==> flow/design.v <==
module gainBal (
    input  wire             clk,
    input  wire             rstn,
    input  wire             din_val,
    input  wire [255:0]     din,
    input  wire [63:0]      gain,
    input  wire [31:0]      bal,
    output reg              dout_val,
    output reg  [255:0]     dout
);
reg [7:0]  gain_mem[7:0];
reg [7:0]  bal_mem[3:0];
reg [15:0] mult[0:7];
reg [47:0] quot[0:7];
integer i, j, k, l;
always @* begin
    for (l=0; l<8; l=l+1) begin
        gain_mem[l]     = gain[8*l +: 8];
        if (l < 4)
            bal_mem[l]  = bal[8*l +: 8];
    end
end
always @(posedge clk or negedge rstn) begin
    if (!rstn) begin
        for (i=0; i<8; i=i+1) begin
            mult[i] <= 16'd0;
        end
    end
    else begin
        for (i=0; i<4; i=i+1) begin
            mult[2*i  ] <= {{8{gain_mem[2*i  ][7]}}, gain_mem[2*i  ]} * {{8{~bal_mem[i][7]}}, ~bal_mem[i]};
            mult[2*i+1] <= {{8{gain_mem[2*i+1][7]}}, gain_mem[2*i+1]} * {{8{ bal_mem[i][7]}},  bal_mem[i]};
        end
    end
end
always @(posedge clk or negedge rstn) begin
    if (!rstn) begin
        dout_val    <= 1'b0;
        for (j=0; j<8; j=j+1) begin
            quot[j] <= 48'd0;
        end
    end
    else begin
        dout_val    <= din_val;
        for (j=0; j<8; j=j+1) begin
            quot[j] <= {16'd0, din[32*j +:32]} * {{32{mult[j][15]}}, mult[j]};
        end
    end
end
always @* begin
    for (k=0; k<8; k=k+1) begin
        dout[32*k +:32] = quot[k][47:16];
    end
end
endmodule
==> flow/run.sh <==
#!/bin/bash
# the make line also repeats each setting of config.mk as NAME=value (left out here)
make -C /OpenROAD-flow-scripts/flow DESIGN_CONFIG=/design/flow/config.mk WORK_HOME=/design/flow/orfs CLKGATE_MAP_FILE= finish
==> flow/config.mk <==
export PLATFORM = sky130hd
export DESIGN_NAME = gainBal
export DESIGN_NICKNAME = gainBal
export VERILOG_FILES = /design/flow/design.v
export SDC_FILE = /design/flow/constraint.sdc
export NUM_CORES = 4
export LEC_CHECK = 0
export CAP_MARGIN = 20
export CORE_MARGIN = 2
export CORE_UTILIZATION = 64
export SLEW_MARGIN = 20
==> flow/constraint.sdc <==
create_clock -name core_clock -period 8.44 [get_ports {clk}]
set_input_delay 1.6880 -clock core_clock [delete_from_list [all_inputs] [get_ports {clk}]]
set_output_delay 1.6880 -clock core_clock [all_outputs]
set_load 0.01 [all_outputs]
==> results of run 1 <==
## per-stage QoR
| step | instance area [µm²] | setup slack [ps] | utilization |
|---|---|---|---|
| final | 173000 | 388 | 0.710 |
| after global routing | 173000 | 37.4 | 0.710 |
| after CTS | 173000 | 470 | 0.710 |
| after detailed placement | 171000 | -301 | 0.702 |
| after global placement | 171000 | -234 | 0.701 |
| after floorplan | 157000 | 736 | - |
## per-layer routing
metal / GRT usage / up-vias / share of wire
li1: - / 50887 / -
met1: 0.449 / 58169 / 0.41
met2: 0.555 / 3551 / 0.48
met3: 0.0585 / 727 / 0.073
met4: 0.120 / 58 / 0.039
met5: 0 / - / 0.00090
## final cells by class
cell class | count | share of cell area
Inverter | 4626 | 0.100
Antenna cell | 57 | 0.000825
Sequential cell | 385 | 0.0558
Tap cell | 3202 | 0.0232
Timing Repair Buffer | 1382 | 0.0725
Multi-Input combinational cell | 11535 | 0.736
Clock buffer | 67 | 0.00888
Clock inverter | 40 | 0.00254
==> flow_summary.ini, run 1 <==
; physical design summary
[clocking]
worstSkewPairLatency_ps = 770
cts_hold_buf = 0
cts_root_buf = clkbuf_16
cts_buffer_depth = 3
ctsHtreeMaxLevel = 2
cts_tree = built
clkTransAtPathRegs_ps = 70
cts_sinks = 385
numCtsBuffers = 57
postCtsSetupRepairBufs = 0
cts_resized = 0

[final_timing]
setup_violations = 0
slew_headroom = 0.239
hold_slack_ps = 899
fin_setup_tns_ps = 0
skew_ps = 52.4
fin_crit_ps = 8050
finalMaxSlewViolations = 0
worst_pin_slew_ps = 1140
finalHoldViolCount = 0
finalClockPeriodUsage = 0.954
grt_setup_unrepaired = false
max_freq_mhz = 124

[synth]
yosysWarnings = 5
synthTopCellsByArea = fa_1 48%, ha_1 11%, inv_1 11%
common_cells = 4625 x inv_1, 3776 x fa_1, 2373 x nand2_1
edf_count = 0
synth.logic.top_family = adder cells
synth_nets = 22761
adder_share = 0.594
ys.flop_type = dfrtp_1
aoi_share = 0.0341
top_cell = inv_1
syn-cell-area_um2 = 157000
synth.distinct_cells = 80
synth_cells = 17230
async_flop_share = 1.00
largest_area_cell = fa_1
synth_top_area_share = 0.482
ys_cells = 17230
synthMuxAreaShare = 0.0000638
xor_share = 0.0214
yosysChipArea_um2 = 157000
synth_area_per_cell_um2 = 9.10
ys_seq_frac = 0.0614
synthSimpleGateAreaFrac = 0.162
ys_seq_elements = 385

[cells_and_area]
layout.nets = 23518
syn2layout_area_growth_pct = 10.3
seq_area_um2 = 9640
mi_logic_area_um2 = 127000
final_cells = 21294
fillerInstances = 19763

[floorplan]
coreArea_um2 = 243000
dieHeight_um = 499
chip_area_um2 = 249000
rows = 181
initial_core_util = 0.644
chipWidth_um = 499
ios = 612

[route]
postRouteAntennaNets = 0
avgViaCountPerCell = 5.33
vias = 113392
drc_errors = 0
wl_per_cell_um = 18.6
drtPass1Iterations = 9
drtIter0Drc = 6571
drt_wl_total_um = 396000

[setup_path]
cp_num_cells = 23
crit_path_end_kind = register
critical_path.most_common_cell = fa_1
r2r_end = quot[5][42]
worstSetupStartpointType = input port
cp.required_ps = 9070
cp.arrival_ps = 8690
reg2reg_depth = 22
regToRegStartpoint = mult[5][1]
crit_type = in -> reg
critPathBufInv = 6
crit_end = quot[5][42]
cp_slowest_cell = clkdlybuf4s50_1
critPathMaxStageDelay_ps = 680
crit_start = din[168]
cp_cell_sequence = clkdlybuf4s50_1 -> nand2_1 -> fa_1 -> fa_1 -> fa_1 -> fa_1 -> inv_1 -> fa_1 -> inv_1 -> fa_1 -> inv_1 -> ha_1 -> a21o_1 -> a211o_1 -> a2111oi_1 -> buf_4 -> or3_1 -> a211o_1 -> a41oi_1 -> buf_4 -> a211oi_1 -> o21bai_1 -> xor2_1
critPathTopFamily = adder cells
r2r_setup_slack_ps = 940
crit_fanout = 9

[grt]
grt_max_degree = 117
antenna_found_initial = 93
grt_pass1_vias = 123643
overflow = 0
grt.total_usage = 0.336
grt_first_pass_wirelength_um = 660000

[outcome]
status = no timing/DRC/antenna violations

[min_path]
hold_path.class = in -> async

[place]
place_congestion = 0.915
hpwl_um = 334000
dp_cells = 21130
io_buffers = 611

[flow_run]
warnings = 36
cap_violations = 0
==> inputs of run 2 (changes only) <==
Settings changed: CORE_UTILIZATION 64 to 57.
Clock period 8.44 ns to 7.39 ns, I/O delays scaled along.
==> flow_summary.ini, run 2 <==
; physical design summary
[final_timing]
grt_setup_unrepaired = true
finalMaxSlewViolations = 0
fin_setup_tns_ps = 0
finalClockPeriodUsage = 0.982
finalHoldViolCount = 0
slew_headroom = 0.352
fin_crit_ps = 7260
max_freq_mhz = 138
worst_slack_ps = 132
skew_ps = 45.7
setup_violations = 0
worst_pin_slew_ps = 972

[grt]
overflow = 0
grt_pass1_vias = 123416
grt.total_usage = 0.306
antenna_found_initial = 99
grt_first_pass_wirelength_um = 671000
grt_max_degree = 105

[synth]
yosysChipArea_um2 = 157000
ys_seq_frac = 0.0614
synth_area_per_cell_um2 = 9.10
ys_cells = 17230
top_cell = inv_1
synth.distinct_cells = 80
syn-cell-area_um2 = 157000
aoi_share = 0.0341
synth_cells = 17230
adder_share = 0.594
synth.logic.top_family = adder cells
synth_top_area_share = 0.482
edf_count = 0
synthMuxAreaShare = 0.0000638
synthTopCellsByArea = fa_1 48%, ha_1 11%, inv_1 11%
yosysWarnings = 5
ys_seq_elements = 385
ys.flop_type = dfrtp_1
synth_nets = 22761
synthSimpleGateAreaFrac = 0.162
async_flop_share = 1.00
common_cells = 4625 x inv_1, 3776 x fa_1, 2373 x nand2_1
xor_share = 0.0214
largest_area_cell = fa_1

[setup_path]
crit_path_end_kind = register
critPathMaxStageDelay_ps = 620
regToRegStartpoint = mult[2][2]
critical_path.most_common_cell = fa_1
r2r_end = quot[2][45]
crit_end = quot[4][45]
reg2reg_depth = 24
cp.required_ps = 8050
crit_start = din[148]
worstSetupStartpointType = input port
r2r_setup_slack_ps = 300
crit_fanout = 11
cp_cell_sequence = clkdlybuf4s50_1 -> buf_4 -> nand2_1 -> fa_1 -> inv_1 -> fa_1 -> fa_1 -> fa_1 -> fa_1 -> inv_1 -> fa_1 -> inv_1 -> ha_1 -> buf_4 -> nand4_1 -> o221ai_2 -> a22o_1 -> buf_4 -> buf_4 -> a31o_2 -> a221o_1 -> nand4_1 -> nand2_1 -> xor2_1
crit_type = in -> reg
cp.arrival_ps = 7920
cp_num_cells = 24
critPathBufInv = 8
critPathTopFamily = adder cells
cp_slowest_cell = clkdlybuf4s50_1

[clocking]
ctsHtreeMaxLevel = 2
cts_hold_buf = 0
cts_root_buf = clkbuf_16
cts_tree = built
cts_sinks = 385
cts_buffer_depth = 3
clkTransAtPathRegs_ps = 60
worstSkewPairLatency_ps = 800
numCtsBuffers = 60

[floorplan]
chip_area_um2 = 279000
coreArea_um2 = 274000
dieHeight_um = 528
rows = 192
initial_core_util = 0.573
chipWidth_um = 528
ios = 612

[route]
drt_wl_total_um = 406000
drtIter0Drc = 6087
drtPass1Iterations = 6
vias = 114004
avgViaCountPerCell = 5.10
wl_per_cell_um = 18.1
postRouteAntennaNets = 0
dr_wl_met2_um = 193000
drc_errors = 0
wl_met3_um = 26900
met1Wirelength_um = 174000
dr.max_layer_used = met5

[outcome]
status = no timing/DRC/antenna violations

[cells_and_area]
layout.nets = 24209
final_cells = 22368
syn2layout_area_growth_pct = 14.9
final_area_um2 = 180000

[flow_run]
warnings = 32
cap_violations = 0

[min_path]
hold_path.class = in -> async

[place]
dp_slack_ps = -1170
dpl_cell_area_um2 = 177000
place_congestion = 0.915
io_buffers = 611
hpwl_um = 344000
dp_cells = 22184
==> run 2: what timing repair did <==
item	in CTS	in global routing
endpoints found under the hold margin	0	0
cloned	0	3
resized	21	214
endpoints found under the setup margin	33	115
setup buffers	0	18
pin swaps	5	96
==> run 2: cell type report <==
| class | instances | area, µm² |
|---|---|---|
| Fill cell | 23386 | 93500 |
| Antenna cell | 50 | 125 |
| Multi-Input combinational cell | 11535 | 128000 |
| Sequential cell | 385 | 9630 |
| Clock inverter | 38 | 505 |
| Inverter | 4626 | 17400 |
| Timing Repair Buffer | 2070 | 18600 |
| Clock buffer | 75 | 1670 |
| Tap cell | 3589 | 4490 |
==> run 2: layer usage <==
layer  track usage  vias to the layer above
met5             0                        -
met4        0.0836                       72
met3        0.0512                      526
met2         0.498                     2798
met1         0.424                    58357
li1              -                    52251
==> run 2: metrics by stage <==
step,utilization,hold slack (ps)
after CTS,0.654,647
after detailed placement,0.646,952
after floorplan,-,663
after global placement,0.646,950
final,0.658,692
after global routing,0.658,720
==> inputs of run 3 (changes only) <==
Settings changed: ABC_AREA from default to 0, CAP_MARGIN 20 to 15, CELL_PAD_IN_SITES_GLOBAL_PLACEMENT from default to 0, CORE_ASPECT_RATIO from default to 0.94, CORE_UTILIZATION 57 to 72, CTS_CLUSTER_SIZE from default to 40, GPL_ROUTABILITY_DRIVEN from default to 1, HOLD_SLACK_MARGIN from default to 0.29, PLACE_DENSITY from default to 0.64, SETUP_SLACK_MARGIN from default to -0.48, SLEW_MARGIN 20 to 35, TNS_END_PERCENT from default to 40.
Clock period 7.39 ns to 4.86 ns, I/O delays scaled along.
==> flow_summary.ini, run 3 <==
; physical design summary
[cells_and_area]
fin_util = 0.877
seq_area_um2 = 9700
fillerInstances = 11306
mi_logic_area_um2 = 131000
layout.nets = 25048
final_cells = 22477
syn2layout_area_growth_pct = 21.4

[place]
io_buffers = 611
dp_cells = 22188
hpwl_um = 358000
place_congestion = 0.970

[grt]
grt_pass1_vias = 136910
grt_max_degree = 85
antenna_found_initial = 81
overflow = 0
grt_first_pass_wirelength_um = 702000
grt.total_usage = 0.402

[clocking]
cts_buffer_depth = 3
clkTransAtPathRegs_ps = 80
cts_root_buf = clkbuf_16
cts_sinks = 385
worstSkewPairLatency_ps = 780
numCtsBuffers = 51
cts_tree = built
ctsHtreeMaxLevel = 2

[floorplan]
ios = 612
initial_core_util = 0.722
dieHeight_um = 456
coreArea_um2 = 217000
chip_area_um2 = 222000
chipWidth_um = 485
rows = 166

[synth]
ys_cells = 17230
aoi_share = 0.0341
synth_nets = 22761
xor_share = 0.0214
yosysWarnings = 5
edf_count = 0
synth.logic.top_family = adder cells
syn-cell-area_um2 = 157000
synth_cells = 17230
async_flop_share = 1.00
ys.flop_type = dfrtp_1
ys_seq_frac = 0.0614
yosysChipArea_um2 = 157000
ys_seq_elements = 385
synthMuxAreaShare = 0.0000638
synthTopCellsByArea = fa_1 48%, ha_1 11%, inv_1 11%
top_cell = inv_1
largest_area_cell = fa_1
common_cells = 4625 x inv_1, 3776 x fa_1, 2373 x nand2_1
adder_share = 0.594
synth.distinct_cells = 80
synth_top_area_share = 0.482
synth_area_per_cell_um2 = 9.10
synthSimpleGateAreaFrac = 0.162

[final_timing]
skew_ps = 71.8
grt_setup_unrepaired = true
worst_pin_slew_ps = 660
slew_headroom = 0.560
fin_crit_ps = 6910
finalClockPeriodUsage = 1.42
finalHoldViolCount = 0
worst_slack_ps = -2050
hold_slack_ps = 694
finalMaxSlewViolations = 0
setup_violations = 289
max_freq_mhz = 145

[setup_path]
critPathBufInv = 7
regToRegStartpoint = mult[2][4]
cp.arrival_ps = 7540
crit_end = quot[2][45]
critPathMaxStageDelay_ps = 530
r2r_end = quot[2][45]
critPathTopFamily = adder cells
cp.required_ps = 5490
crit_start = mult[2][4]
r2r_setup_slack_ps = -2050
worstSetupStartpointType = register
reg2reg_depth = 25
crit_fanout = 7
crit_path_end_kind = register
crit_type = reg -> reg
critical_path.most_common_cell = fa_1
cp_slowest_cell = fa_1
cp_num_cells = 25

[route]
postRouteAntennaNets = 0
drtIter0Drc = 9358
avgViaCountPerCell = 5.57
drtPass1Iterations = 9
drc_errors = 0
wl_per_cell_um = 19.9
vias = 125160
drt_wl_total_um = 447000

[flow_run]
warnings = 31
cap_violations = 0

[min_path]
hold-path-cell-count = 1
min_to = dout_val
min-delay-start = din_val
hold_path.class = in -> reg

[outcome]
status = finished with violations
so.violations = setup timing
==> run 3: final cells by class <==
class | count | area share
well taps | 2856 | 0.0188
clock buffers | 61 | 0.00738
flip-flops and latches | 385 | 0.0510
repair buffers | 2918 | 0.140
inverters | 4626 | 0.0912
diodes | 67 | 0.000880
multi-input cells | 11535 | 0.689
clock inverters | 29 | 0.00237
==> run 3: stage by stage <==
stage	cell area, µm²	setup slack [ps]	TNS [ps]
global placement	184000	-2920	-617940
finish	190000	-2050	-352180
floorplan	159000	-1720	-296550
global route	190000	-2280	-401340
detailed placement	184000	-3050	-644340
CTS	188000	-1710	-329060
==> run 3: timing repair <==
action                                  4_1_cts  5_1_grt
gates cloned                                  3        5
buffers inserted                            105      121
endpoints found under the setup margin      256      275
hold buffers                                  1        0
hold endpoints to repair                     55        0
pin swaps                                   274      389
resized                                     577      636
==> run 3: metal layers <==
metal,GRT usage,vias to the layer above,part of all wire
met5,0,-,0.00046
met4,0.227,30,0.071
met3,0.0665,1663,0.086
met2,0.664,6055,0.49
met1,0.507,63452,0.36
li1,-,53960,-
==> inputs of run 4 (changes only) <==
Settings changed: CAP_MARGIN 15 to 5, CELL_PAD_IN_SITES_GLOBAL_PLACEMENT 0 to 1, CORE_ASPECT_RATIO 0.94 to 0.56, CORE_UTILIZATION 72 to 39, CTS_CLUSTER_SIZE 40 to 96, HOLD_SLACK_MARGIN 0.29 to default, PLACE_DENSITY 0.64 to default, PLACE_DENSITY_LB_ADDON from default to 0.12, SETUP_SLACK_MARGIN -0.48 to default, SLEW_MARGIN 35 to 10, TNS_END_PERCENT 40 to 85.
Clock period 4.86 ns to 5.46 ns, I/O delays scaled along.
==> flow_summary.ini, run 4 <==
; physical design summary
[synth]
synthMuxAreaShare = 0.0000638
async_flop_share = 1.00
ys_cells = 17230
xor_share = 0.0214
ys.flop_type = dfrtp_1
ys_seq_frac = 0.0614
top_cell = inv_1
synth.logic.top_family = adder cells
synthTopCellsByArea = fa_1 48%, ha_1 11%, inv_1 11%
synth.distinct_cells = 80
ys_seq_elements = 385
aoi_share = 0.0341
synth_area_per_cell_um2 = 9.10
synth_top_area_share = 0.482
synthSimpleGateAreaFrac = 0.162
edf_count = 0
common_cells = 4625 x inv_1, 3776 x fa_1, 2373 x nand2_1
yosysChipArea_um2 = 157000
yosysWarnings = 5
largest_area_cell = fa_1
synth_nets = 22761
synth_cells = 17230
syn-cell-area_um2 = 157000
adder_share = 0.594

[outcome]
status = finished with violations
so.violations = antenna rules, setup timing

[cells_and_area]
final_cells = 25372
syn2layout_area_growth_pct = 27.0
layout.nets = 25456
final_area_um2 = 199000

[flow_run]
warnings = 29
cap_violations = 0

[final_timing]
skew_ps = 39.5
fin_crit_ps = 6600
finalMaxSlewViolations = 0
hold_slack_ps = 195
setup_violations = 252
grt_setup_unrepaired = true
finalHoldViolCount = 0
worst_pin_slew_ps = 917
finalClockPeriodUsage = 1.21
slew_headroom = 0.388
worst_slack_ps = -1140
max_freq_mhz = 152

[clocking]
cts_tree = built
cts_buffer_depth = 3
numCtsBuffers = 56
worstSkewPairLatency_ps = 830
clkTransAtPathRegs_ps = 70
cts_root_buf = clkbuf_16
cts_sinks = 385
ctsHtreeMaxLevel = 2

[grt]
grt_util_met1 = 0.430
grt.total_usage = 0.255
met2_usage = 0.334
grt_max_degree = 99
grt_pass1_vias = 125431
grt_busiest_layer = met1
grt_first_pass_wirelength_um = 794000
overflow = 0
antenna_found_initial = 83
grtUsageMet3 = 0.0553

[floorplan]
ios = 612
chip_area_um2 = 407000
rows = 174
dieHeight_um = 478
initial_core_util = 0.391
coreArea_um2 = 401000
chipWidth_um = 851

[setup_path]
cp_slowest_cell = fa_2
crit_fanout = 5
regToRegStartpoint = mult[2][6]
crit_end = quot[2][45]
reg2reg_depth = 24
worstSetupStartpointType = input port
crit_start = din[70]
cp_num_cells = 25
critPathMaxStageDelay_ps = 600
r2r_setup_slack_ps = -1110
cp.arrival_ps = 7250
critPathBufInv = 7
critPathTopFamily = adder cells
critical_path.most_common_cell = buf_6
r2r_end = quot[2][45]
crit_type = in -> reg
cp.required_ps = 6110
crit_path_end_kind = register

[route]
wl_per_cell_um = 20.0
drtPass1Iterations = 6
vias = 117996
avgViaCountPerCell = 4.65
drc_errors = 0
drt_wl_total_um = 507000
postRouteAntennaNets = 1
drtIter0Drc = 7767

[place]
io_buffers = 611
dp_cells = 24840
dp_slack_ps = -2460
place_congestion = 0.930
hpwl_um = 434000
dpl_cell_area_um2 = 189000

[min_path]
hold_path.class = in -> async
[run 4: what timing repair did]
action,4_1_cts,5_1_grt
hold buffers,0,0
resized,1171,348
buffers inserted,315,67
gates cloned,29,5
setup endpoints to repair,256,265
pin swaps,578,345
[run 4: through the flow]
stage                     TNS, ps   util
after CTS                 -170490  0.492
after floorplan           -168010      -
after global routing      -216580  0.497
final                     -182700  0.497
after detailed placement  -518880  0.471
after global placement    -514920  0.471
[run 4: per-layer routing]
metal / routed length, µm / vias up / part of all wire
met5: 14 / - / 0.000028
met4: 6730 / 2 / 0.013
met3: 40900 / 298 / 0.081
met2: 191000 / 3303 / 0.38
met1: 269000 / 59637 / 0.53
li1: - / 54756 / -
[run 4: cell type report]
class	instances	area, µm²
clock buffers	69	1530
flip-flops and latches	385	9700
clock inverters	36	443
diodes	32	80.1
repair buffers	3321	31600
fillers	38264	202000
well taps	5368	6720
multi-input cells	11535	132000
inverters	4626	17400
==> inputs of run 5 (changes only) <==
Settings changed: ABC_AREA 0 to default, CAP_MARGIN 5 to 20, CELL_PAD_IN_SITES_GLOBAL_PLACEMENT 1 to default, CORE_ASPECT_RATIO 0.56 to default, CORE_UTILIZATION 39 to 72, CTS_CLUSTER_SIZE 96 to default, GPL_ROUTABILITY_DRIVEN 1 to default, PLACE_DENSITY_LB_ADDON 0.12 to default, SETUP_SLACK_MARGIN from default to -0.51, SLEW_MARGIN 10 to 20, TNS_END_PERCENT 85 to default.
Clock period 5.46 ns to 5.31 ns, I/O delays scaled along.
==> flow_summary.ini, run 5 <==
; physical design summary
[place]
dpl_cell_area_um2 = 184000
io_buffers = 611
place_congestion = 0.964
dp_cells = 22184
hpwl_um = 352000
dp_slack_ps = -2500

[final_timing]
worst_slack_ps = -1330
finalHoldViolCount = 0
skew_ps = 36.3
fin_setup_tns_ps = -209490
grt_setup_unrepaired = true
setup_violations = 263
fin_crit_ps = 6640
finalClockPeriodUsage = 1.25
slew_headroom = 0.437
max_freq_mhz = 151
hold_slack_ps = 323
worst_pin_slew_ps = 845
finalMaxSlewViolations = 0

[setup_path]
regToRegStartpoint = mult[0][4]
crit_end = quot[0][33]
critPathBufInv = 7
crit_path_end_kind = register
cp_slowest_cell = fa_1
crit_type = reg -> reg
critPathMaxStageDelay_ps = 550
cp.required_ps = 5940
cp_num_cells = 23
cp_cell_sequence = buf_12 -> and2_4 -> fa_1 -> inv_2 -> fa_1 -> fa_1 -> inv_2 -> fa_1 -> fa_1 -> inv_2 -> fa_1 -> inv_2 -> ha_4 -> nand4_1 -> o31ai_4 -> a31oi_4 -> o31ai_4 -> buf_4 -> a21oi_4 -> buf_4 -> o221ai_4 -> a21oi_2 -> xnor2_2
crit_start = mult[0][4]
critPathTopFamily = adder cells
worstSetupStartpointType = register
cp.arrival_ps = 7280
crit_fanout = 6
reg2reg_depth = 23
r2r_setup_slack_ps = -1330
critical_path.most_common_cell = fa_1
r2r_end = quot[0][33]

[clocking]
cts_buffer_depth = 3
clkTransAtPathRegs_ps = 60
ctsHtreeMaxLevel = 2
cts_sinks = 385
cts_root_buf = clkbuf_16
cts_tree = built
worstSkewPairLatency_ps = 760
numCtsBuffers = 54

[synth]
synth_cells = 17230
synthTopCellsByArea = fa_1 48%, ha_1 11%, inv_1 11%
syn-cell-area_um2 = 157000
synth_nets = 22761
ys_cells = 17230
synth_area_per_cell_um2 = 9.10
async_flop_share = 1.00
largest_area_cell = fa_1
synth.logic.top_family = adder cells
yosysChipArea_um2 = 157000
common_cells = 4625 x inv_1, 3776 x fa_1, 2373 x nand2_1
ys_seq_frac = 0.0614
aoi_share = 0.0341
yosysWarnings = 5
adder_share = 0.594
synthSimpleGateAreaFrac = 0.162
synth_top_area_share = 0.482
top_cell = inv_1
ys_seq_elements = 385
ys.flop_type = dfrtp_1
xor_share = 0.0214
synthMuxAreaShare = 0.0000638
synth.distinct_cells = 80
edf_count = 0

[floorplan]
ios = 612
chip_area_um2 = 222000
dieHeight_um = 471
initial_core_util = 0.723
rows = 171
chipWidth_um = 471
coreArea_um2 = 217000

[route]
postRouteAntennaNets = 0
avgViaCountPerCell = 5.54
wl_per_cell_um = 19.5
drtIter0Drc = 8921
vias = 124480
drt_wl_total_um = 437000
dr.max_layer_used = met5
met1Wirelength_um = 153000
drtPass1Iterations = 6
dr_wl_met2_um = 213000
drc_errors = 0
wl_met3_um = 40000

[grt]
grt.total_usage = 0.406
grt_pass1_vias = 139473
antenna_found_initial = 50
grt_max_degree = 101
overflow = 0
grt_first_pass_wirelength_um = 710000

[cells_and_area]
syn2layout_area_growth_pct = 21.1
layout.nets = 25057
final_cells = 22456
final_area_um2 = 190000

[flow_run]
cap_violations = 0
warnings = 34

[min_path]
hold_path.class = in -> async

[outcome]
status = finished with violations
so.violations = setup timing
run 5: metal layers:
layer	track usage	vias up
li1	-	53955
met3	0.0855	1681
met4	0.225	26
met5	0	-
met2	0.679	5758
met1	0.495	63060
run 5: timing repair:
action / 4_1_cts / 5_1_grt
resized: 1137 / 451
hold buffers: 0 / 0
setup endpoints to repair: 250 / 245
pin swaps: 418 / 320
gates cloned: 12 / 1
buffers inserted: 198 / 81
run 5: per-stage QoR:
| step | util |
|---|---|
| finish | 0.876 |
| CTS | 0.869 |
| global placement | 0.849 |
| global route | 0.876 |
| floorplan | - |
| detailed placement | 0.849 |
run 5: cell type report:
class	count	area [µm²]
inverters	4626	17400
clock buffers	66	1480
well taps	2854	3570
multi-input cells	11535	131000
fillers	11208	26900
diodes	37	92.6
flip-flops and latches	385	9690
repair buffers	2924	26000
clock inverters	29	379
==> inputs of run 6 (changes only) <==
Settings changed: CAP_MARGIN 20 to 10, CELL_PAD_IN_SITES_GLOBAL_PLACEMENT from default to 1, CORE_ASPECT_RATIO from default to 0.53, CORE_UTILIZATION 72 to 68, CTS_CLUSTER_SIZE from default to 36, GPL_TIMING_DRIVEN from default to 1, MIN_ROUTING_LAYER from default to met1, PLACE_DENSITY_LB_ADDON from default to 0.2, SETUP_SLACK_MARGIN -0.51 to 1.06, SLEW_MARGIN 20 to 0, TNS_END_PERCENT from default to 85.
Clock period 5.31 ns to 5.76 ns, I/O delays scaled along.
==> flow_summary.ini, run 6 <==
; physical design summary
[floorplan]
initial_core_util = 0.683
chipWidth_um = 664
coreArea_um2 = 230000
ios = 612
chip_area_um2 = 235000
rows = 128
dieHeight_um = 354

[setup_path]
regToRegStartpoint = mult[2][10]
worstSetupStartpointType = input port
cp_cell_sequence = clkdlybuf4s15_1 -> buf_4 -> nand2_1 -> fa_1 -> inv_1 -> fa_1 -> fa_1 -> fa_1 -> fa_1 -> inv_1 -> fa_1 -> inv_1 -> ha_1 -> and3_1 -> nand2_1 -> o21ai_1 -> o2111ai_2 -> buf_4 -> or4b_4 -> a21boi_2 -> nor2_2 -> xnor2_1
crit_fanout = 6
cp.arrival_ps = 7590
cp_slowest_cell = fa_1
critPathBufInv = 6
crit_path_end_kind = register
critPathTopFamily = adder cells
cp.required_ps = 6380
cp_num_cells = 22
critical_path.most_common_cell = fa_1
critPathMaxStageDelay_ps = 670
crit_end = quot[2][47]
reg2reg_depth = 24
r2r_end = quot[2][45]
r2r_setup_slack_ps = -1190
crit_type = in -> reg
crit_start = din[84]

[route]
wl_per_cell_um = 22.0
vias = 129484
avgViaCountPerCell = 5.62
postRouteAntennaNets = 0
drt_wl_total_um = 507000
drtIter0Drc = 13209
drtPass1Iterations = 8
drc_errors = 0

[clocking]
cts_tree = built
clkTransAtPathRegs_ps = 70
cts_sinks = 385
numCtsBuffers = 51
ctsHtreeMaxLevel = 2
cts_root_buf = clkbuf_16
worstSkewPairLatency_ps = 760
cts_hold_buf = 0
cts_buffer_depth = 3

[outcome]
status = finished with violations
so.violations = setup timing

[cells_and_area]
final_area_um2 = 197000
fin_util = 0.860
final_cells = 23057
syn2layout_area_growth_pct = 25.9
layout.nets = 25429
fillerInstances = 12245

[synth]
edf_count = 0
synth.logic.top_family = adder cells
ys_seq_elements = 385
largest_area_cell = fa_1
synth.distinct_cells = 80
synthMuxAreaShare = 0.0000638
yosysWarnings = 5
yosysChipArea_um2 = 157000
ys.flop_type = dfrtp_1
xor_share = 0.0214
async_flop_share = 1.00
synth_nets = 22761
top_cell = inv_1
common_cells = 4625 x inv_1, 3776 x fa_1, 2373 x nand2_1
synthTopCellsByArea = fa_1 48%, ha_1 11%, inv_1 11%
ys_cells = 17230
syn-cell-area_um2 = 157000
adder_share = 0.594
aoi_share = 0.0341
synth_cells = 17230
synth_top_area_share = 0.482
synthSimpleGateAreaFrac = 0.162
synth_area_per_cell_um2 = 9.10
ys_seq_frac = 0.0614

[final_timing]
grt_setup_unrepaired = true
setup_violations = 247
finalClockPeriodUsage = 1.21
fin_crit_ps = 6970
skew_ps = 30.6
slew_headroom = 0.366
max_freq_mhz = 143
finalHoldViolCount = 0
hold_slack_ps = 314
finalMaxSlewViolations = 0
worst_slack_ps = -1210
fin_setup_tns_ps = -152450
worst_pin_slew_ps = 951

[place]
dp_cells = 22351
io_buffers = 611
hpwl_um = 392000
dpl_cell_area_um2 = 184000
dp_slack_ps = -2470
place_congestion = 1.03

[grt]
overflow = 0
grt_pass1_vias = 135899
grt_max_degree = 119
antenna_found_initial = 70
grt.total_usage = 0.423
grt_first_pass_wirelength_um = 767000

[flow_run]
cap_violations = 0
warnings = 33

[min_path]
hold_path.class = in -> async
-- run 6: cell type report --
cell class / count / area [µm²] / share of cell area
inverters: 4626 / 17400 / 0.0880
multi-input cells: 11535 / 133000 / 0.675
well taps: 3055 / 3820 / 0.0194
clock buffers: 64 / 1420 / 0.00718
flip-flops and latches: 385 / 9670 / 0.0490
diodes: 64 / 160 / 0.000812
clock inverters: 29 / 347 / 0.00176
repair buffers: 3299 / 31300 / 0.159
-- run 6: repair_timing --
item,in CTS,in global routing
pin swaps,691,701
resized,1469,923
setup buffers,347,174
gates cloned,23,5
setup endpoints to repair,298,308
-- run 6: metal layers --
layer / track usage / wire [µm] / part of all wire
met5: 0.00298 / 57 / 0.00011
met4: 0.145 / 23600 / 0.047
met3: 0.156 / 77300 / 0.15
met2: 0.577 / 207000 / 0.41
met1: 0.626 / 199000 / 0.39
==> inputs of run 7 (changes only) <==
Settings changed: CAP_MARGIN 10 to 15, CELL_PAD_IN_SITES_GLOBAL_PLACEMENT 1 to default, CORE_ASPECT_RATIO 0.53 to default, CORE_UTILIZATION 68 to 72, CTS_CLUSTER_SIZE 36 to default, GPL_TIMING_DRIVEN 1 to default, MIN_ROUTING_LAYER met1 to default, PLACE_DENSITY_LB_ADDON 0.2 to default, SETUP_SLACK_MARGIN 1.06 to default, SLEW_MARGIN 0 to 20, TNS_END_PERCENT 85 to default.
Clock period 5.76 ns to 5.3 ns, I/O delays scaled along.
==> flow_summary.ini, run 7 <==
; physical design summary
[setup_path]
cp.required_ps = 6010
crit_fanout = 7
crit_path_end_kind = register
crit_end = quot[3][38]
cp_num_cells = 26
critPathMaxStageDelay_ps = 870
crit_start = mult[3][4]
r2r_setup_slack_ps = -1990
reg2reg_depth = 26
cp_slowest_cell = fa_2
critPathBufInv = 11
worstSetupStartpointType = register
r2r_end = quot[3][38]
cp.arrival_ps = 8000
regToRegStartpoint = mult[3][4]
crit_type = reg -> reg
critPathTopFamily = adder cells

[floorplan]
initial_core_util = 0.723
chipWidth_um = 471
dieHeight_um = 471
coreArea_um2 = 217000
chip_area_um2 = 222000
ios = 612
rows = 171

[synth]
synth.distinct_cells = 80
synth_cells = 17230
synthSimpleGateAreaFrac = 0.162
syn-cell-area_um2 = 157000
top_cell = inv_1
ys_seq_frac = 0.0614
synth_nets = 22761
yosysChipArea_um2 = 157000
ys_cells = 17230
ys.flop_type = dfrtp_1
synth_area_per_cell_um2 = 9.10
async_flop_share = 1.00
synthMuxAreaShare = 0.0000638
common_cells = 4625 x inv_1, 3776 x fa_1, 2373 x nand2_1
yosysWarnings = 5
adder_share = 0.594
synth.logic.top_family = adder cells
synth_top_area_share = 0.482
synthTopCellsByArea = fa_1 48%, ha_1 11%, inv_1 11%
ys_seq_elements = 385
aoi_share = 0.0341
edf_count = 0
xor_share = 0.0214
largest_area_cell = fa_1

[grt]
met2_usage = 0.704
grt_busiest_layer = met2
grtUsageMet3 = 0.112
grt.total_usage = 0.436
grt_first_pass_wirelength_um = 754000
grt_util_met1 = 0.519
grt_pass1_vias = 145466
antenna_found_initial = 95
grt_max_degree = 107
overflow = 0

[final_timing]
finalClockPeriodUsage = 1.38
fin_crit_ps = 7290
slew_headroom = 0.358
skew_ps = 66.9
setup_violations = 263
grt_setup_unrepaired = true
worst_pin_slew_ps = 959
max_freq_mhz = 137
finalMaxSlewViolations = 0
finalHoldViolCount = 0
worst_slack_ps = -1990

[min_path]
hold_path.class = in -> async

[route]
drc_errors = 0
drtIter0Drc = 13009
avgViaCountPerCell = 5.85
wl_per_cell_um = 22.4
postRouteAntennaNets = 0
drtPass1Iterations = 12
vias = 133942
drt_wl_total_um = 513000

[place]
hpwl_um = 354000
dpl_cell_area_um2 = 185000
dp_slack_ps = -2650
place_congestion = 0.967
io_buffers = 611

[clocking]
cts_sinks = 385
worstSkewPairLatency_ps = 800
numCtsBuffers = 57
cts_hold_buf = 0
ctsHtreeMaxLevel = 2
cts_buffer_depth = 3
cts_root_buf = clkbuf_16
cts_tree = built
clkTransAtPathRegs_ps = 60

[flow_run]
warnings = 37
cap_violations = 0

[cells_and_area]
final_area_um2 = 196000
fin_util = 0.906
syn2layout_area_growth_pct = 25.3
layout.nets = 25469

[outcome]
status = finished with violations
so.violations = setup timing
run 7: metrics by stage:
stage | TNS [ps] | instances | hold slack [ps]
floorplan | -200630 | 17230 | 663
global placement | -491830 | 22270 | 948
detailed placement | -516180 | 22270 | 966
CTS | -202910 | 22727 | 217
global route | -290390 | 22864 | 243
finish | -253910 | 22884 | 184
run 7: layout make-up:
type	instances	area, µm²
tap	2854	3570
clock buffer	62	1520
timing repair buffer	3333	31000
multi-input combinational	11535	133000
inverter	4626	17400
fill	9312	20400
sequential	385	9670
antenna	43	108
clock inverter	46	547
run 7: what timing repair did:
| item | 4_1_cts | 5_1_grt |
|---|---|---|
| resized | 1283 | 732 |
| buffers inserted | 343 | 145 |
| endpoints found under the setup margin | 256 | 280 |
| hold endpoints to repair | 0 | 0 |
| cloned | 24 | 10 |
| pin swaps | 666 | 620 |
run 7: routing by layer:
metal	share of wire	up-vias
li1	-	54811
met1	0.32	66342
met2	0.46	9186
met3	0.12	3489
met4	0.092	114
met5	0.0020	-
==> inputs of run 8 (changes only) <==
Settings changed: CAP_MARGIN 15 to 20, CORE_UTILIZATION 72 to 68.
Clock period 5.3 ns to 7.37 ns, I/O delays scaled along.
==> flow_summary.ini, run 8 <==
; physical design summary
[synth]
largest_area_cell = fa_1
ys_cells = 17230
synth_nets = 22761
aoi_share = 0.0341
async_flop_share = 1.00
xor_share = 0.0214
common_cells = 4625 x inv_1, 3776 x fa_1, 2373 x nand2_1
ys_seq_elements = 385
ys.flop_type = dfrtp_1
adder_share = 0.594
synth.logic.top_family = adder cells
ys_seq_frac = 0.0614
top_cell = inv_1
syn-cell-area_um2 = 157000
synthTopCellsByArea = fa_1 48%, ha_1 11%, inv_1 11%
synth_cells = 17230
yosysChipArea_um2 = 157000
synth_top_area_share = 0.482
synthSimpleGateAreaFrac = 0.162
synth_area_per_cell_um2 = 9.10
synth.distinct_cells = 80
synthMuxAreaShare = 0.0000638
edf_count = 0
yosysWarnings = 5

[floorplan]
rows = 176
dieHeight_um = 484
coreArea_um2 = 230000
chipWidth_um = 484
ios = 612
initial_core_util = 0.683
chip_area_um2 = 234000

[route]
avgViaCountPerCell = 5.35
drt_wl_total_um = 403000
vias = 116915
postRouteAntennaNets = 0
drtPass1Iterations = 6
drtIter0Drc = 7141
wl_per_cell_um = 18.4
drc_errors = 0

[clocking]
numCtsBuffers = 56
cts_hold_buf = 0
clkTransAtPathRegs_ps = 60
worstSkewPairLatency_ps = 740
ctsHtreeMaxLevel = 2
cts_root_buf = clkbuf_16
cts_sinks = 385
cts_tree = built
cts_buffer_depth = 3

[setup_path]
critical_path.most_common_cell = fa_1
critPathTopFamily = adder cells
r2r_end = quot[2][47]
crit_fanout = 11
regToRegStartpoint = mult[2][14]
critPathMaxStageDelay_ps = 530
crit_start = din[4]
cp.required_ps = 8030
cp.arrival_ps = 7910
crit_path_end_kind = register
r2r_setup_slack_ps = 300
crit_end = quot[0][40]
worstSetupStartpointType = input port
crit_type = in -> reg
cp_slowest_cell = fa_1
critPathBufInv = 8
cp_num_cells = 26
reg2reg_depth = 21

[final_timing]
finalMaxSlewViolations = 0
hold_slack_ps = 727
max_freq_mhz = 138
finalHoldViolCount = 0
fin_crit_ps = 7250
skew_ps = 32.5
setup_violations = 0
slew_headroom = 0.316
fin_setup_tns_ps = 0
finalClockPeriodUsage = 0.984
worst_pin_slew_ps = 1030

[place]
dp_cells = 21649
place_congestion = 0.954
io_buffers = 611
dpl_cell_area_um2 = 176000
hpwl_um = 342000

[flow_run]
warnings = 31
cap_violations = 0

[grt]
grt.total_usage = 0.359
overflow = 0
antenna_found_initial = 100
grt_max_degree = 105
grt_pass1_vias = 126942
grt_first_pass_wirelength_um = 666000

[cells_and_area]
syn2layout_area_growth_pct = 14.5
final_cells = 21849
seq_area_um2 = 9630
layout.nets = 24248
mi_logic_area_um2 = 128000
fillerInstances = 16429
final_area_um2 = 179000

[min_path]
hold_path.class = in -> async

[outcome]
status = no timing/DRC/antenna violations
[run 8: stage by stage]
step / setup slack [ps] / util
floorplan: 12.8 / -
global placement: -1070 / 0.767
detailed placement: -1120 / 0.767
CTS: 3.55 / 0.776
global route: -99.7 / 0.781
finish: 120 / 0.781
[run 8: repair_timing]
action / CTS / global route
buffers inserted: 4 / 28
resized: 39 / 247
endpoints found under the hold margin: 0 / 0
endpoints found under the setup margin: 64 / 122
pin swaps: 8 / 131
gates cloned: 0 / 4
[run 8: layer usage]
metal | share of wire | vias up | GRT usage | wire length [µm]
met5 | 0.0010 | - | 0 | 408
met4 | 0.050 | 64 | 0.163 | 20200
met3 | 0.081 | 878 | 0.0697 | 32800
met2 | 0.48 | 4136 | 0.580 | 191000
met1 | 0.39 | 59461 | 0.475 | 158000
li1 | - | 52376 | - | -
[run 8: layout make-up]
cell class,count,share of cell area
antenna,64,0.000892
clock buffer,64,0.00803
clock inverter,36,0.00275
inverter,4626,0.0967
multi-input combinational,11535,0.713
sequential,385,0.0537
tap,3026,0.0211
timing repair buffer,2113,0.104
==> inputs of run 9 (changes only) <==
Settings changed: ABC_AREA from default to 0, CAP_MARGIN 20 to 15, CELL_PAD_IN_SITES_GLOBAL_PLACEMENT from default to 3, CORE_UTILIZATION 68 to 50, CTS_CLUSTER_DIAMETER from default to 79, GPL_ROUTABILITY_DRIVEN from default to 1, HOLD_SLACK_MARGIN from default to 0.21, MAX_ROUTING_LAYER from default to met4, MIN_ROUTING_LAYER from default to met2.
Clock period 7.37 ns to 12.7 ns, I/O delays scaled along.
==> flow_summary.ini, run 9 <==
; physical design summary
[grt]
grt_max_degree = 68
grt.total_usage = 0.457
grt_pass1_vias = 181869
overflow = 0
antenna_found_initial = 8
grt_first_pass_wirelength_um = 720000

[clocking]
worstSkewPairLatency_ps = 890
cts_buffer_depth = 4
numCtsBuffers = 74
ctsHtreeMaxLevel = 3
cts_root_buf = clkbuf_16
cts_sinks = 385
cts_tree = built
cts_hold_buf = 0
cts_resized = 0
clkTransAtPathRegs_ps = 50
postCtsSetupRepairBufs = 0

[cells_and_area]
layout.nets = 22966
final_cells = 21744
fillerInstances = 29446
syn2layout_area_growth_pct = 8.31
fin_util = 0.544

[final_timing]
hold_slack_ps = 976
slew_headroom = 0.121
finalClockPeriodUsage = 0.791
finalHoldViolCount = 0
worst_slack_ps = 2650
fin_setup_tns_ps = 0
setup_violations = 0
fin_crit_ps = 10050
skew_ps = 50.8
grt_setup_unrepaired = false
max_freq_mhz = 99.5
finalMaxSlewViolations = 0
worst_pin_slew_ps = 1310

[floorplan]
chip_area_um2 = 318000
rows = 205
chipWidth_um = 564
coreArea_um2 = 312000
initial_core_util = 0.503
dieHeight_um = 564
ios = 612

[synth]
common_cells = 4625 x inv_1, 3776 x fa_1, 2373 x nand2_1
aoi_share = 0.0341
ys_cells = 17230
synthTopCellsByArea = fa_1 48%, ha_1 11%, inv_1 11%
syn-cell-area_um2 = 157000
synthSimpleGateAreaFrac = 0.162
adder_share = 0.594
ys_seq_elements = 385
synth_cells = 17230
edf_count = 0
async_flop_share = 1.00
synthMuxAreaShare = 0.0000638
synth.logic.top_family = adder cells
synth_nets = 22761
largest_area_cell = fa_1
synth_top_area_share = 0.482
xor_share = 0.0214
ys_seq_frac = 0.0614
synth.distinct_cells = 80
synth_area_per_cell_um2 = 9.10
ys.flop_type = dfrtp_1
yosysChipArea_um2 = 157000
yosysWarnings = 5
top_cell = inv_1

[setup_path]
critical_path.most_common_cell = fa_1
reg2reg_depth = 23
cp.arrival_ps = 10800
crit_start = din[101]
crit_path_end_kind = register
worstSetupStartpointType = input port
cp_cell_sequence = clkdlybuf4s50_1 -> and2_1 -> fa_1 -> inv_1 -> fa_1 -> fa_1 -> inv_1 -> fa_1 -> fa_1 -> inv_1 -> fa_1 -> inv_1 -> ha_1 -> nand4_1 -> or3_1 -> o21ai_0 -> o21ai_0 -> a21oi_1 -> a21oi_1 -> o21ai_0 -> a21oi_1 -> o21ai_0 -> xnor2_1
regToRegStartpoint = mult[3][7]
cp.required_ps = 13450
r2r_end = quot[3][41]
cp_num_cells = 23
cp_slowest_cell = a21oi_1
critPathTopFamily = adder cells
r2r_setup_slack_ps = 4470
crit_type = in -> reg
crit_end = quot[3][41]
critPathBufInv = 5
crit_fanout = 16
critPathMaxStageDelay_ps = 970

[flow_run]
cap_violations = 0
warnings = 31

[min_path]
min_to = quot[2][47]
hold_path.class = reg -> reg
min-delay-start = mult[2][15]
hold-path-cell-count = 4

[route]
drtPass1Iterations = 10
drt_wl_total_um = 448000
vias = 150145
drtIter0Drc = 19012
wl_per_cell_um = 20.6
postRouteAntennaNets = 0
drc_errors = 0
avgViaCountPerCell = 6.91

[place]
place_congestion = 0.917
dp_cells = 21499
hpwl_um = 336000
io_buffers = 611
dp_slack_ps = 2050

[outcome]
status = no timing/DRC/antenna violations
==> run 9: cell type report <==
class                      instances  area [µm²]  area share
sequential                       385        9680      0.0570
clock buffer                      88        1970      0.0116
multi-input combinational      11535      127000       0.749
timing repair buffer             813        7610      0.0448
tap                             4140        5180      0.0305
antenna                          116         290     0.00171
inverter                        4626       17400       0.102
clock inverter                    41         490     0.00289
==> run 9: metrics by stage <==
stage | area, µm²
floorplan | 157000
global placement | 167000
detailed placement | 167000
CTS | 170000
global route | 170000
finish | 170000
==> run 9: metal layers <==
layer  share of wire  wire (µm)  track usage  vias to the layer above
met4           0.073      32700       0.0506                        0
met1               0          0            -                    57735
met2            0.50     225000        0.522                    39665
met5               0          0            -                        -
met3            0.42     190000        0.615                     3089
li1                -          -            -                    49656
==> inputs of run 10 (changes only) <==
Settings changed: ABC_AREA 0 to default, CELL_PAD_IN_SITES_GLOBAL_PLACEMENT 3 to default, CORE_UTILIZATION 50 to 72, CTS_CLUSTER_DIAMETER 79 to default, GPL_ROUTABILITY_DRIVEN 1 to default, HOLD_SLACK_MARGIN 0.21 to default, MAX_ROUTING_LAYER met4 to default, MIN_ROUTING_LAYER met2 to default.
Clock period 12.7 ns to 5.84 ns, I/O delays scaled along.
==> flow_summary.ini, run 10 <==
; physical design summary
[floorplan]
ios = 612
rows = 171
coreArea_um2 = 217000
chipWidth_um = 471
chip_area_um2 = 222000
dieHeight_um = 471
initial_core_util = 0.723

[setup_path]
critPathMaxStageDelay_ps = 580
crit_path_end_kind = register
r2r_setup_slack_ps = -800
cp.required_ps = 6440
critPathBufInv = 8
cp.arrival_ps = 7290
cp_num_cells = 25
worstSetupStartpointType = input port
r2r_end = quot[2][45]
critPathTopFamily = adder cells
crit_end = quot[2][45]
critical_path.most_common_cell = fa_1
regToRegStartpoint = mult[2][5]
cp_slowest_cell = fa_1
reg2reg_depth = 27
crit_type = in -> reg
crit_start = din[88]
crit_fanout = 11

[synth]
synthMuxAreaShare = 0.0000638
common_cells = 4625 x inv_1, 3776 x fa_1, 2373 x nand2_1
yosysWarnings = 5
ys_cells = 17230
synthTopCellsByArea = fa_1 48%, ha_1 11%, inv_1 11%
edf_count = 0
yosysChipArea_um2 = 157000
synth_cells = 17230
ys_seq_elements = 385
synth_top_area_share = 0.482
ys.flop_type = dfrtp_1
synth_nets = 22761
syn-cell-area_um2 = 157000
synth.distinct_cells = 80
top_cell = inv_1
async_flop_share = 1.00
adder_share = 0.594
synth_area_per_cell_um2 = 9.10
aoi_share = 0.0341
synthSimpleGateAreaFrac = 0.162
synth.logic.top_family = adder cells
largest_area_cell = fa_1
ys_seq_frac = 0.0614
xor_share = 0.0214

[outcome]
status = finished with violations
so.violations = setup timing

[flow_run]
cap_violations = 0
warnings = 34

[final_timing]
setup_violations = 226
finalHoldViolCount = 0
slew_headroom = 0.507
finalMaxSlewViolations = 0
grt_setup_unrepaired = true
max_freq_mhz = 150
skew_ps = 26.4
finalClockPeriodUsage = 1.14
fin_crit_ps = 6680
worst_slack_ps = -845
worst_pin_slew_ps = 740

[clocking]
cts_buffer_depth = 3
clkTransAtPathRegs_ps = 70
worstSkewPairLatency_ps = 770
cts_tree = built
numCtsBuffers = 56
cts_sinks = 385
ctsHtreeMaxLevel = 2
cts_root_buf = clkbuf_16

[route]
avgViaCountPerCell = 5.58
drc_errors = 0
drtPass1Iterations = 8
vias = 125497
drt_wl_total_um = 445000
drtIter0Drc = 9429
postRouteAntennaNets = 0
wl_per_cell_um = 19.8

[cells_and_area]
syn2layout_area_growth_pct = 22.3
final_area_um2 = 192000
layout.nets = 25097

[grt]
grt_util_met1 = 0.490
overflow = 0
met2_usage = 0.666
antenna_found_initial = 61
grt_first_pass_wirelength_um = 700000
grt_busiest_layer = met2
grt_pass1_vias = 137926
grt.total_usage = 0.401
grtUsageMet3 = 0.0838
grt_max_degree = 101

[place]
place_congestion = 0.972
hpwl_um = 351000
dpl_cell_area_um2 = 183000
io_buffers = 611

[min_path]
hold_path.class = in -> async
run 10: layer usage:
| layer | vias to the layer above | wire [µm] |
|---|---|---|
| li1 | 54021 | - |
| met1 | 63518 | 155000 |
| met2 | 6049 | 216000 |
| met3 | 1871 | 41100 |
| met4 | 38 | 32400 |
| met5 | - | 245 |
run 10: layout make-up:
| cell class | count | area (µm²) |
|---|---|---|
| multi-input cells | 11535 | 131000 |
| repair buffers | 2962 | 27700 |
| fillers | 10773 | 24900 |
| inverters | 4626 | 17400 |
| flip-flops and latches | 385 | 9670 |
| well taps | 2854 | 3570 |
| clock buffers | 66 | 1500 |
| clock inverters | 40 | 549 |
| diodes | 36 | 90.1 |
run 10: what timing repair did:
| item | 4_1_cts | 5_1_grt |
|---|---|---|
| buffers inserted | 165 | 134 |
| endpoints found under the setup margin | 253 | 256 |
| pin swaps | 369 | 470 |
| cloned | 11 | 23 |
| resized | 763 | 836 |
| hold buffers | 0 | 0 |
run 10: stage by stage:
step                hold WS (ps)  cells  setup slack [ps]   util  TNS, ps
floorplan                    663  17230              -938      -   -93810
global placement             973  22049             -1970  0.845  -370300
detailed placement           969  22049             -2060  0.845  -392160
CTS                          329  22328              -888  0.868  -112350
global route                 359  22497             -1020  0.885  -132480
finish                       336  22504              -845  0.885   -97250
==> inputs of run 11 (changes only) <==
Settings changed: CAP_MARGIN 15 to 20, CORE_UTILIZATION 72 to 40, GPL_ROUTABILITY_DRIVEN from default to 0, HOLD_SLACK_MARGIN from default to 0.21.
Clock period 5.84 ns to 9.0 ns, I/O delays scaled along.
==> flow_summary.ini, run 11 <==
; physical design summary
[floorplan]
coreArea_um2 = 390000
chip_area_um2 = 397000
dieHeight_um = 630
initial_core_util = 0.402
rows = 229
ios = 612
chipWidth_um = 630

[route]
drtIter0Drc = 5356
vias = 111254
wl_per_cell_um = 17.9
drc_errors = 0
avgViaCountPerCell = 4.81
dr.max_layer_used = met5
drt_wl_total_um = 414000
wl_met3_um = 18700
dr_wl_met2_um = 205000
postRouteAntennaNets = 0
met1Wirelength_um = 178000
drtPass1Iterations = 5

[synth]
common_cells = 4625 x inv_1, 3776 x fa_1, 2373 x nand2_1
edf_count = 0
aoi_share = 0.0341
ys.flop_type = dfrtp_1
ys_seq_elements = 385
ys_seq_frac = 0.0614
synthMuxAreaShare = 0.0000638
yosysChipArea_um2 = 157000
synth_cells = 17230
top_cell = inv_1
async_flop_share = 1.00
synthSimpleGateAreaFrac = 0.162
synth.logic.top_family = adder cells
synth_area_per_cell_um2 = 9.10
largest_area_cell = fa_1
ys_cells = 17230
synth_nets = 22761
synth_top_area_share = 0.482
syn-cell-area_um2 = 157000
xor_share = 0.0214
synth.distinct_cells = 80
adder_share = 0.594
synthTopCellsByArea = fa_1 48%, ha_1 11%, inv_1 11%
yosysWarnings = 5

[grt]
overflow = 0
grt_first_pass_wirelength_um = 682000
grt.total_usage = 0.217
antenna_found_initial = 73
grt_max_degree = 91
grt_pass1_vias = 122453

[clocking]
cts_sinks = 385
postCtsSetupRepairBufs = 0
cts_resized = 0
cts_root_buf = clkbuf_16
cts_buffer_depth = 4
worstSkewPairLatency_ps = 840
clkTransAtPathRegs_ps = 60
numCtsBuffers = 71
cts_tree = built
cts_hold_buf = 0
ctsHtreeMaxLevel = 3

[final_timing]
finalMaxSlewViolations = 0
setup_violations = 0
slew_headroom = 0.221
max_freq_mhz = 120
finalClockPeriodUsage = 0.927
worst_pin_slew_ps = 1170
fin_crit_ps = 8350
fin_setup_tns_ps = 0
skew_ps = 59.5
finalHoldViolCount = 0
grt_setup_unrepaired = false

[setup_path]
crit_end = quot[2][47]
critical_path.most_common_cell = fa_1
worstSetupStartpointType = input port
cp.required_ps = 9670
r2r_end = quot[2][47]
reg2reg_depth = 22
critPathBufInv = 6
cp.arrival_ps = 9020
crit_fanout = 11
cp_num_cells = 24
cp_cell_sequence = clkdlybuf4s50_1 -> buf_12 -> buf_4 -> nand2_1 -> fa_1 -> inv_1 -> fa_1 -> fa_1 -> fa_1 -> fa_1 -> inv_1 -> fa_1 -> inv_1 -> ha_1 -> o211ai_1 -> a211oi_1 -> and2_1 -> a221oi_1 -> a211oi_2 -> o2111ai_1 -> or4b_2 -> a21boi_0 -> nor2_1 -> xnor2_1
critPathMaxStageDelay_ps = 760
crit_start = din[72]
crit_path_end_kind = register
crit_type = in -> reg
critPathTopFamily = adder cells
r2r_setup_slack_ps = 1280
cp_slowest_cell = a211oi_2
regToRegStartpoint = mult[2][5]

[place]
hpwl_um = 344000
dp_cells = 22951
io_buffers = 611

[flow_run]
cap_violations = 0
warnings = 26

[min_path]
hold_path.class = reg -> reg
min_to = quot[7][47]
hold-path-cell-count = 4
min-delay-start = mult[7][15]

[outcome]
status = no timing/DRC/antenna violations

[cells_and_area]
final_cells = 23114
syn2layout_area_growth_pct = 11.1
layout.nets = 23359
fillerInstances = 38080
fin_util = 0.447
## run 11: stage by stage
step	area, µm²	hold WS [ps]	worst slack, ps
2_1_floorplan	157000	663	1180
3_3_place_gp	172000	977	-144
4_1_cts	174000	938	787
6_report	174000	969	653
5_1_grt	174000	997	280
3_5_place_dp	172000	963	-99.1
## run 11: area by class of cell
| type | count | area (µm²) | share of cell area |
|---|---|---|---|
| Sequential cell | 385 | 9640 | 0.0554 |
| Clock buffer | 86 | 1940 | 0.0112 |
| Clock inverter | 37 | 432 | 0.00248 |
| Antenna cell | 39 | 97.6 | 0.000560 |
| Inverter | 4626 | 17400 | 0.0997 |
| Tap cell | 5197 | 6500 | 0.0373 |
| Multi-Input combinational cell | 11535 | 127000 | 0.731 |
| Timing Repair Buffer | 1209 | 10900 | 0.0628 |
## run 11: layer usage
layer / up-vias / track usage
met1: 57651 / 0.288
met2: 2493 / 0.373
met5: - / 0
li1: 50535 / -
met4: 20 / 0.0652
met3: 555 / 0.0236
==> inputs of run 12 (changes only) <==
Settings changed: ABC_AREA from default to 1, CAP_MARGIN 20 to 5, CORE_ASPECT_RATIO from default to 0.5, CORE_UTILIZATION 40 to 72, CTS_CLUSTER_DIAMETER from default to 271, CTS_CLUSTER_SIZE from default to 10, GPL_ROUTABILITY_DRIVEN 0 to default, HOLD_SLACK_MARGIN 0.21 to 0.28, PLACE_DENSITY from default to 0.45, SETUP_SLACK_MARGIN from default to 1.04, TNS_END_PERCENT from default to 10.
Clock period 9.0 ns to 3.52 ns, I/O delays scaled along.
==> flow_summary.ini, run 12 <==
; flow metrics
[outcome]
status = stopped before the end
failed_stage = global routing (5_1_grt)
error_line = [ERROR GRT-0232] Routing congestion too high. Check the congestion heatmap in the GUI.

[synth]
ys_seq_elements = 385
synth_top_area_share = 0.442
top_cell = inv_1
ys_cells = 22486
async_flop_share = 1.00
aoi_share = 0.0355
synth_nets = 28017
ys.flop_type = dfrtp_1
adder_share = 0.544
synth_cells = 22486
yosysWarnings = 5
synth.logic.top_family = adder cells
synthSimpleGateAreaFrac = 0.172
synth_area_per_cell_um2 = 7.61
xor_share = 0.0151
largest_area_cell = fa_1
yosysChipArea_um2 = 171000
syn-cell-area_um2 = 171000
synthMuxAreaShare = 0
synth.distinct_cells = 44
edf_count = 0
ys_seq_frac = 0.0563
synthTopCellsByArea = fa_1 44%, inv_1 16%, nand2_1 12%
common_cells = 7146 x inv_1, 5617 x nand2_1, 3776 x fa_1

[place]
place_congestion = 1.00
dp_cells = 27769
dpl_cell_area_um2 = 203000
hpwl_um = 497000
dp_slack_ps = -3130
io_buffers = 611

[floorplan]
chipWidth_um = 693
ios = 612
rows = 126
initial_core_util = 0.725
dieHeight_um = 349
chip_area_um2 = 242000
coreArea_um2 = 236000

[clocking]
numCtsBuffers = 44
cts_sinks = 385
cts_buffer_depth = 3
cts_root_buf = clkbuf_16
ctsHtreeMaxLevel = 2

[grt]
overflow = 262
grt.total_usage = 0.642
==> run 12: timing repair <==
item	in CTS
buffers inserted	43
gates cloned	2
pin swaps	99
setup endpoints to repair	381
hold endpoints to repair	35
gates resized	346
hold buffers	1
==> run 12: metrics by stage <==
stage               hold WS (ps)
CTS                          436
detailed placement           678
global placement             670
floorplan                    408
==> run 12: routing by layer <==
metal,global-route usage,GRT overflow
met1,0.649,5
met5,0.241,1
met3,0.408,33
met2,0.880,116
met4,0.589,107
==> inputs of run 13 (changes only) <==
Settings changed: ABC_AREA 1 to default, CAP_MARGIN 5 to 20, CORE_ASPECT_RATIO 0.5 to default, CORE_UTILIZATION 72 to 65, CTS_CLUSTER_DIAMETER 271 to default, CTS_CLUSTER_SIZE 10 to default, HOLD_SLACK_MARGIN 0.28 to default, PLACE_DENSITY 0.45 to default, SETUP_SLACK_MARGIN 1.04 to default, TNS_END_PERCENT 10 to default.
Clock period 3.52 ns to 6.14 ns, I/O delays scaled along.
==> flow_summary.ini, run 13 <==
; physical design summary
[clocking]
cts_buffer_depth = 3
cts_sinks = 385
cts_hold_buf = 0
clkTransAtPathRegs_ps = 60
worstSkewPairLatency_ps = 760
cts_tree = built
numCtsBuffers = 58
cts_root_buf = clkbuf_16
ctsHtreeMaxLevel = 2

[synth]
synthTopCellsByArea = fa_1 48%, ha_1 11%, inv_1 11%
ys.flop_type = dfrtp_1
xor_share = 0.0214
adder_share = 0.594
synth_nets = 22761
async_flop_share = 1.00
yosysWarnings = 5
synth_top_area_share = 0.482
ys_cells = 17230
common_cells = 4625 x inv_1, 3776 x fa_1, 2373 x nand2_1
top_cell = inv_1
synth_area_per_cell_um2 = 9.10
yosysChipArea_um2 = 157000
largest_area_cell = fa_1
synthMuxAreaShare = 0.0000638
synthSimpleGateAreaFrac = 0.162
edf_count = 0
ys_seq_frac = 0.0614
synth.distinct_cells = 80
syn-cell-area_um2 = 157000
aoi_share = 0.0341
ys_seq_elements = 385
synth_cells = 17230
synth.logic.top_family = adder cells

[route]
drtIter0Drc = 7477
drtPass1Iterations = 6
wl_per_cell_um = 18.8
drc_errors = 0
vias = 121752
drt_wl_total_um = 430000
avgViaCountPerCell = 5.31
postRouteAntennaNets = 0

[setup_path]
cp.arrival_ps = 7350
crit_end = quot[2][30]
cp_num_cells = 28
r2r_setup_slack_ps = -490
crit_type = in -> reg
critPathMaxStageDelay_ps = 550
crit_path_end_kind = register
crit_start = din[71]
cp.required_ps = 6770
cp_slowest_cell = fa_2
worstSetupStartpointType = input port
r2r_end = quot[2][30]
crit_fanout = 5
regToRegStartpoint = mult[2][15]
reg2reg_depth = 27
critPathTopFamily = adder cells
critPathBufInv = 12

[place]
place_congestion = 0.936
dp_slack_ps = -1840
dpl_cell_area_um2 = 183000
hpwl_um = 350000
io_buffers = 611
dp_cells = 22344

[final_timing]
max_freq_mhz = 149
fin_crit_ps = 6720
skew_ps = 29.9
setup_violations = 165
hold_slack_ps = 436
grt_setup_unrepaired = true
slew_headroom = 0.354
finalMaxSlewViolations = 0
fin_setup_tns_ps = -40840
worst_slack_ps = -581
finalHoldViolCount = 0
finalClockPeriodUsage = 1.09
worst_pin_slew_ps = 970

[floorplan]
coreArea_um2 = 240000
chipWidth_um = 495
chip_area_um2 = 245000
rows = 180
dieHeight_um = 495
ios = 612
initial_core_util = 0.652

[grt]
grt.total_usage = 0.362
overflow = 0
grt_first_pass_wirelength_um = 698000
antenna_found_initial = 52
grt_pass1_vias = 133411
grt_max_degree = 131

[cells_and_area]
final_cells = 22912
layout.nets = 25181
final_area_um2 = 195000
syn2layout_area_growth_pct = 24.7
fin_util = 0.813
fillerInstances = 15410

[outcome]
status = finished with violations
so.violations = setup timing

[flow_run]
warnings = 37
cap_violations = 0

[min_path]
hold_path.class = in -> async
run 13: timing repair:
action | CTS | global route
pin swaps | 778 | 747
gates resized | 1584 | 945
gates cloned | 19 | 6
buffers inserted | 327 | 188
setup endpoints to repair | 238 | 214
run 13: area by class of cell:
cell class	instances	area, µm²	area share
Multi-Input combinational cell	11535	133000	0.683
Timing Repair Buffer	3044	28900	0.148
Inverter	4626	17400	0.0888
Sequential cell	385	9660	0.0494
Tap cell	3185	3990	0.0204
Clock buffer	72	1630	0.00832
Clock inverter	35	450	0.00230
Antenna cell	30	75.1	0.000384
run 13: metal layers:
metal  global-route usage  up-vias  share of wire
li1                     -    54215              -
met1                0.475    62141           0.39
met2                0.595     4290           0.49
met3               0.0649     1068          0.076
met4                0.151       38          0.050
met5                    0        -        0.00053
